Design main, start of the top module:
module main(clk, rst, mem_rdata, mem_addr, mem_wdata, mem_we);
clock: 3.76 ns
lec_check: 0
cap_margin: 20
core_margin: 2
core_utilization: 56
setup_slack_margin: -0.27
slew_margin: 20
run.sh (not shown) runs the stock make flow with config.mk's settings and CLKGATE_MAP_FILE=.
The starting point finished but fails on setup timing.
Change:
- SETUP_SLACK_MARGIN: -0.27 -> 0.9
- clock period: 3.76 -> 3.28 ns (I/O delays scaled with it)
After rerunning: The new run finished with setup timing left. Count of clock-buffer cells in the layout falls by 1. Worst setup slack degrades by 0.41 ns. Total power rises by 22%. Final area rises by 3.8%. Die area does not change. Cell count rises by 1.4%. Critical path depth rises by 2. Global-route usage rises by 3.1 points. Routed wire length rises by 12%. Worst hold slack improves by 0.036 ns. Core utilization rises by 3.0 points.


Setup of harbor:
main again, from the RTL that the note above started with.
Settings: LEC_CHECK=0, CAP_MARGIN=0, CELL_PAD_IN_SITES_GLOBAL_PLACEMENT=0, CORE_MARGIN=2, CORE_UTILIZATION=72, CTS_CLUSTER_DIAMETER=96, HOLD_SLACK_MARGIN=-0.09, MAX_ROUTING_LAYER=met5, SETUP_SLACK_MARGIN=-0.37, SLEW_MARGIN=20, TNS_END_PERCENT=85; clock period 5.29 ns.
Nothing crashed in harbor and all stages finished; the problem is that the final layout failed, the offending checks being negative setup slack.
[inputs] tundra vs harbor
Settings: CORE_MARGIN: 2 -> 7; SETUP_SLACK_MARGIN: -0.37 -> 0.82; HOLD_SLACK_MARGIN: -0.09 -> unset; CORE_UTILIZATION: 72 -> 67; CTS_CLUSTER_DIAMETER: 96 -> 54; the clock period (ns, I/O delays scaled along): 5.29 -> 4.69.
Findings:
- In the summary table, tundra is marked failed, with error GRT-0232 raised in global routing.
- Worst-case setup slack after placement: harbor and tundra compared, higher one is harbor
- Worst-case clock buffer depth came out exactly the same in harbor and tundra.
- From harbor to tundra, maximum level of the CTS H-tree did not move at all.
- Summary of tundra over harbor: multiplexer area fraction after synthesis flat, die size up 25%, register bit count reported by yosys flat, floorplan net count flat, area share of fa/ha/maj cells after synthesis flat.


Setup of run 1:
Starting RTL as in the previous note.
// main
module main(clk, rst, mem_rdata, mem_addr, mem_wdata, mem_we);
	input clk, rst;
	input [15:0] mem_rdata;       
	output [7:0] mem_addr;
	output [7:0] mem_wdata;
	output mem_we;
	wire PCWrite, IRWrite, S, AdrSrc, MemWrite, RegSrc1, ExtenderShift, RegWrite;
	wire [1:0] RegSrc0, ALUSrcA, ALUSrcB, ResultSrc, ImmSrc;
	wire [3:0] ALUControl;
	wire [3:0] FLAGS;
	wire [15:0] Instr;
	wire [2:0] IMM_VAL_7;
	wire [7:0] IMM_VAL_1;
	assign ImmSrc = Instr[15:14];
	assign IMM_VAL_7 = 7;
	assign IMM_VAL_1 = 1;
	assign mem_we = MemWrite;
	controller CTRL(
		.clk(clk),
		.rst(rst),
		.FLAGS(FLAGS),
		.Instr(Instr),
		.PCWrite(PCWrite),
		.IRWrite(IRWrite),
		.S(S),
		.AdrSrc(AdrSrc),
		.MemWrite(MemWrite),
		.RegSrc1(RegSrc1),
		.ExtenderShift(ExtenderShift),
		.RegWrite(RegWrite),
		.RegSrc0(RegSrc0),
		.ALUSrcA(ALUSrcA),
		.ALUSrcB(ALUSrcB),
		.ResultSrc(ResultSrc),
		.ALUControl(ALUControl)
	);
	datapath DUT(
		AdrSrc,
		PCWrite,
		MemWrite,
		IRWrite,
		RegSrc1,
		ExtenderShift,
		RegWrite,
		clk,
		rst,
		S,
		ALUControl,
		ALUSrcA,
		ALUSrcB,
		IMM_VAL_1,
		IMM_VAL_7,
		ImmSrc,
		RegSrc0,
		ResultSrc,
		mem_rdata,
		FLAGS,
		Instr,
		mem_addr,
		mem_wdata
	);
endmodule
==> flow/config.mk <==
export PLATFORM = sky130hd
export DESIGN_NAME = main
export DESIGN_NICKNAME = main
export VERILOG_FILES = /design/flow/design.v
export SDC_FILE = /design/flow/constraint.sdc
export NUM_CORES = 4
export LEC_CHECK = 0
export CAP_MARGIN = 0
export CELL_PAD_IN_SITES_DETAIL_PLACEMENT = 1
export CELL_PAD_IN_SITES_GLOBAL_PLACEMENT = 1
export CORE_ASPECT_RATIO = 1.72
export CORE_MARGIN = 7
export CORE_UTILIZATION = 47
export CTS_CLUSTER_DIAMETER = 197
export CTS_CLUSTER_SIZE = 82
export GPL_ROUTABILITY_DRIVEN = 0
export MAX_ROUTING_LAYER = met4
export PLACE_DENSITY_LB_ADDON = 0.3
export SETUP_SLACK_MARGIN = 0.56
export SLEW_MARGIN = 40
export TNS_END_PERCENT = 45
==> flow/constraint.sdc <==
create_clock -name core_clock -period 6.74 [get_ports {clk}]
set_input_delay 1.3480 -clock core_clock [delete_from_list [all_inputs] [get_ports {clk}]]
set_output_delay 1.3480 -clock core_clock [all_outputs]
set_load 0.01 [all_outputs]
Input-level comparison between run 2 and run 1:
Settings: swapping 45 for 85 in TNS_END_PERCENT; clearing CORE_ASPECT_RATIO, which used to be 1.72; clearing CELL_PAD_IN_SITES_DETAIL_PLACEMENT, which used to be 1; swapping 40 for 20 in SLEW_MARGIN; swapping met4 for met5 in MAX_ROUTING_LAYER; clearing GPL_ROUTABILITY_DRIVEN, which used to be 0; clearing CTS_CLUSTER_SIZE, which used to be 82; clearing CTS_CLUSTER_DIAMETER, which used to be 197; swapping 47 for 43 in CORE_UTILIZATION; swapping 0.56 for -0.61 in SETUP_SLACK_MARGIN; clearing PLACE_DENSITY_LB_ADDON, which used to be 0.3.
[summary]
Run 2 completed end to end; final checks failed (negative setup slack). Sort run 2 and run 1 by post-layout minimum cycle time desc -> top: run 2. Achievable clock frequency went down by a little under 10% going from run 1 to run 2. The register-to-register setup slack of run 2 exceeds that of run 1 by 570 ps. Taking run 1 as the reference, in run 2 global-route usage went down 7.0 points; area of the chip went up 7.8%; number of ordinary and repair buffers in the finished layout went down 2. Wire length was lower in the run labelled run 2. The wire length of the first global-routing pass in run 2 sits 5700 um below the value recorded for run 1.
--- input diff run 2..run 3 ---
Settings: CORE_ASPECT_RATIO now 1.72, previously not set; SETUP_SLACK_MARGIN now 0.55, was -0.61; SLEW_MARGIN now 40, was 20; GPL_ROUTABILITY_DRIVEN now 0, previously not set; CORE_UTILIZATION now 41, was 43; PLACE_DENSITY_LB_ADDON now 0.3, previously not set; TNS_END_PERCENT now 45, was 85; CELL_PAD_IN_SITES_DETAIL_PLACEMENT now 1, previously not set; MAX_ROUTING_LAYER now met4, was met5; CTS_CLUSTER_SIZE now 82, previously not set.
Findings:
- In run 2 the implementation completed, yet the final layout does not meet the checks, the culprit being negative setup slack.
- Every stage of the flow completed for run 3, and the final layout passed the timing, DRC and antenna checks.
- Per the comparison of run 3 with run 2, sequential share of layout area went down 0.62 points, combinational gate count now sits at about the same level.
- In the tables for run 3 and run 2, buffer and inverter count on the worst path reads lower with run 3.
- Across both runs, routed length per placed instance was higher for run 3 than for run 2.
- Wire length went up by a little under 10% going from run 2 to run 3.
- Summary of the comparison: setup slack is higher in run 3, relative to run 2.
- Run 2 has a lower power consumed by combinational cells than run 3.
- Compared with run 2, the detailed router inserted more vias in run 3.
- Between run 3 and run 2, the critical path depth is lower for run 2.
Setup changes, run 3 to run 4
Settings: swapping 45 for 85 in TNS_END_PERCENT; clearing CORE_ASPECT_RATIO, which used to be 1.72; clearing PLACE_DENSITY_LB_ADDON, which used to be 0.3; clearing GPL_ROUTABILITY_DRIVEN, which used to be 0; putting CTS_CLUSTER_DIAMETER at 217 where nothing was set; swapping 82 for 100 in CTS_CLUSTER_SIZE; putting ABC_AREA at 1 where nothing was set; swapping 41 for 63 in CORE_UTILIZATION; swapping 0.55 for 1.38 in SETUP_SLACK_MARGIN; swapping 40 for 20 in SLEW_MARGIN; swapping met4 for met5 in MAX_ROUTING_LAYER; clearing CELL_PAD_IN_SITES_DETAIL_PLACEMENT, which used to be 1.
--- outcome ---
Taking run 3 as the reference, in run 4 share of synthesized area spent on multiplexers went down 7.1 points, die size went down 33%, synthesized area went down about 1.3%.
What ended run 4 was a tool error in global placement without I/O; the run never finished.
Setup changes, run 4 to run 5
Settings: CORE_UTILIZATION now 41, was 63; SLEW_MARGIN now 40, was 20; MAX_ROUTING_LAYER now met4, was met5; CTS_CLUSTER_SIZE now 82, was 100; CTS_CLUSTER_DIAMETER no longer set, was 217; ABC_AREA no longer set, was 1; SETUP_SLACK_MARGIN now -0.61, was 1.38.
--- outcome ---
Relative to run 4, run 5 degrades total core area. For run 5, the main kind of combinational logic by area was AND-OR/OR-AND gates, unlike run 4, where it was simple AND/OR/NAND/NOR gates. Count of unique library cells instantiated by Yosys grows by more than half when moving from run 4 to run 5. Number of cell instances after yosys synthesis in run 5 is about 20% lower than in run 4. Run 5: done, clean on timing, DRC and antenna. Cmp run 5 vs run 4: number of nets at floorplan lower in run 5. Between run 4 and run 5, the area fraction in compound gates after synthesis is higher for run 5. Compared with run 4, in run 5 proportion of synthesized area in mux cells now sits higher; floorplan die width now sits higher; synthesized cell count now sits lower; yosys synthesis chip area now sits higher. Lower area of the mapped netlist among run 4 and run 5: run 4. Row count: run 5 higher than run 4.
Power figures rest on the tool's default switching activity, not on a simulated workload.
